Setup of run A:
==> flow/design.v (excerpt) <==
module QAM(clk, rst, en, Din, IFout);
input clk, rst, en;
input Din;
output reg signed [17:0] IFout;
wire [1:0] spc_out;
wire [1:0] sm_i;
wire [1:0] sm_q;
wire [1:0] lf_i;
wire [1:0] lf_q;
wire [1:0] usi_i;
wire [1:0] usi_q;
wire signed [17:0] srrc_i;
wire signed [17:0] srrc_q;
wire en0;
wire en1;
wire en2;
wire en3;
reg sm_ctrl;
reg [3:0] usi_ctrl;
reg [1:0] mix_cnt;
reg sync_i0, sync_i1, sync_q0, sync_q1;
reg ce2;
always @(posedge clk or posedge rst) begin
	if (rst) begin
	    ce2 <= 1'd0;
	end
	else begin
		ce2 <= ~ce2;
	end
end
assign en0 = en & ce2;
always @(posedge clk or posedge rst) begin
	if (rst) begin
	    sync_i0 <= 1'd0;
	    sync_q0 <= 1'd0; 
	end
	else begin
		sync_i0 <= sm_i[1];
		sync_q0 <= sm_q[1];
	end
end
always @(posedge clk or posedge rst) begin
	if (rst) begin
	    sync_i1 <= 1'd0;
	    sync_q1 <= 1'd0;
	end
	else begin
		sync_i1 <= sync_i0;
		sync_q1 <= sync_q0;
	end
end
always @(posedge clk or posedge rst) begin
	if (rst) begin
	    sm_ctrl <= 1'd0;
	end
	else if (ce2) begin
		sm_ctrl <= ~sm_ctrl;
	end
end
assign en1 = (sm_ctrl & ce2) ? 1'd1 : 1'd0;
always @(posedge clk or posedge rst) begin
	if (rst) begin
	    usi_ctrl <= 1'd0;
	end
	else if(en) begin
		if(usi_ctrl == 4'd8) usi_ctrl <= usi_ctrl;
		else usi_ctrl <= usi_ctrl + 4'd1;
	end
end
assign en2 = (usi_ctrl == 4'd8) ? 1'd1 : 1'd0;
assign en3 = 1'd1;
assign lf_i = {sync_i1, 1'd1};
assign lf_q = {sync_q1, 1'd1};
SPC u_SPC(.clk(clk),
	      .rst(rst),
	      .en(en0),
	      .Din(Din),
	      .OUT(spc_out)
	      );
SM u_SM(.clk(clk),
	    .rst(rst),
	    .en(en1),
	    .Din(spc_out),
	    .I(sm_i),
	    .Q(sm_q)
	    );
USI u_USI_i(.clk(clk),
	        .rst(rst),
	        .en(en2),
	        .lf_in(lf_i),
	        .hf_out(usi_i)
	        );
USI u_USI_q(.clk(clk),
	        .rst(rst),
	        .en(en2),
	        .lf_in(lf_q),
	        .hf_out(usi_q)
	        );
SRRC u_SRRC_i(.clk(clk),
	          .rst(rst),
	          .en(en3),
	          .Din(usi_i),
	          .Dout(srrc_i)
	          );
  ...
For scale: roughly 6900 cells after synthesis, ~22 I/O pins, ~0.072 sq mm of cells after synthesis.
clock: 7.66 ns
lec_check: 0
cap_margin: 20
core_margin: 9
core_utilization: 51
cts_cluster_diameter: 228
gpl_routability_driven: 1
gpl_timing_driven: 0
hold_slack_margin: 0.14
max_routing_layer: met4
min_routing_layer: met2
place_density_lb_addon: 0.29
slew_margin: 20
run.sh (not shown) runs the stock make flow with config.mk's settings and CLKGATE_MAP_FILE=.
Run A: full flow OK, the timing, design-rule and antenna checks passed
[inputs] run B vs run A
# run A
export LEC_CHECK = 0
export CAP_MARGIN = 20
export CORE_MARGIN = 9
export CORE_UTILIZATION = 51
export CTS_CLUSTER_DIAMETER = 228
export GPL_ROUTABILITY_DRIVEN = 1
export GPL_TIMING_DRIVEN = 0
export HOLD_SLACK_MARGIN = 0.14
export MAX_ROUTING_LAYER = met4
export MIN_ROUTING_LAYER = met2
export PLACE_DENSITY_LB_ADDON = 0.29
export SLEW_MARGIN = 20
create_clock -name core_clock -period 7.66 [get_ports {clk}]
# run B
export LEC_CHECK = 0
export CAP_MARGIN = 20
export CORE_MARGIN = 2
export CORE_UTILIZATION = 72
export CTS_CLUSTER_DIAMETER = 90
export SLEW_MARGIN = 20
create_clock -name core_clock -period 2.52 [get_ports {clk}]
Results
Run A ran to completion and came out clean on the timing, design-rule and antenna checks. Status: run B FAILED at clock tree synthesis (tool error). Run B vs run A — placed wire-length estimate after detailed placement climbed by more than a quarter. Placed instance area, run B and run A, lower one = run A. Diff run A -> run B: synthesized area per cell comparable; number of distinct library cell variants in the gate-level netlist after synthesis comparable; floorplan die height now smaller; effective utilization at floorplan now larger. Die: run B smaller than run A.
Relative to run B, the following input files were edited for run C:
# run B
export LEC_CHECK = 0
export CAP_MARGIN = 20
export CORE_MARGIN = 2
export CORE_UTILIZATION = 72
export CTS_CLUSTER_DIAMETER = 90
export SLEW_MARGIN = 20
create_clock -name core_clock -period 2.52 [get_ports {clk}]
# run C
export LEC_CHECK = 0
export ABC_AREA = 1
export CAP_MARGIN = 20
export CORE_ASPECT_RATIO = 0.5
export CORE_MARGIN = 2
export CORE_UTILIZATION = 72
export CTS_CLUSTER_DIAMETER = 90
export CTS_CLUSTER_SIZE = 94
export SETUP_SLACK_MARGIN = 0.69
export SLEW_MARGIN = 20
create_clock -name core_clock -period 2.33 [get_ports {clk}]
==> comparison <==
- Run C vs run B: total nets after synthesis up by more than 10%
- Chip area estimate from yosys synthesis: run C vs run B up about 2.5%
- Run C did not finish: a tool error stopped it during clock tree synthesis.
- Of run C and run B, the higher netlist area before placement belongs to run C.
- Half-perimeter wire length after placement (run C / run B): 1.2
- For xor/xnor share of the synthesized area, run C and run B come out practically identical.
- Looking at run C and run B, the share of the core filled by cells before placement is a wash.
- Number of cells in Yosys stat (run C vs. run B) increases by more than 10%
- Measured against each other, run C and run B differ in synthesized cell count, the lower figure coming from run B.
- Overall chip area (lower): run B
- In the tables for run C and run B, post-synthesis average cell area reads lower with run C.
The following lists how run D was set up differently from run C:
# run C
export LEC_CHECK = 0
export ABC_AREA = 1
export CAP_MARGIN = 20
export CORE_ASPECT_RATIO = 0.5
export CORE_MARGIN = 2
export CORE_UTILIZATION = 72
export CTS_CLUSTER_DIAMETER = 90
export CTS_CLUSTER_SIZE = 94
export SETUP_SLACK_MARGIN = 0.69
export SLEW_MARGIN = 20
create_clock -name core_clock -period 2.33 [get_ports {clk}]
# run D
export LEC_CHECK = 0
export CAP_MARGIN = 20
export CORE_MARGIN = 2
export CORE_UTILIZATION = 40
export SLEW_MARGIN = 20
create_clock -name core_clock -period 4.66 [get_ports {clk}]
--- outcome ---
Run D: all stages complete, timing, DRC and antenna checks passed
Run D vs. run C: synthesized netlist net count went down by 1188.
Sort run D and run C by worst slack after detailed placement desc -> top: run D
Relative to run C, the Yosys chip area of run D is lower by about 2.4%.
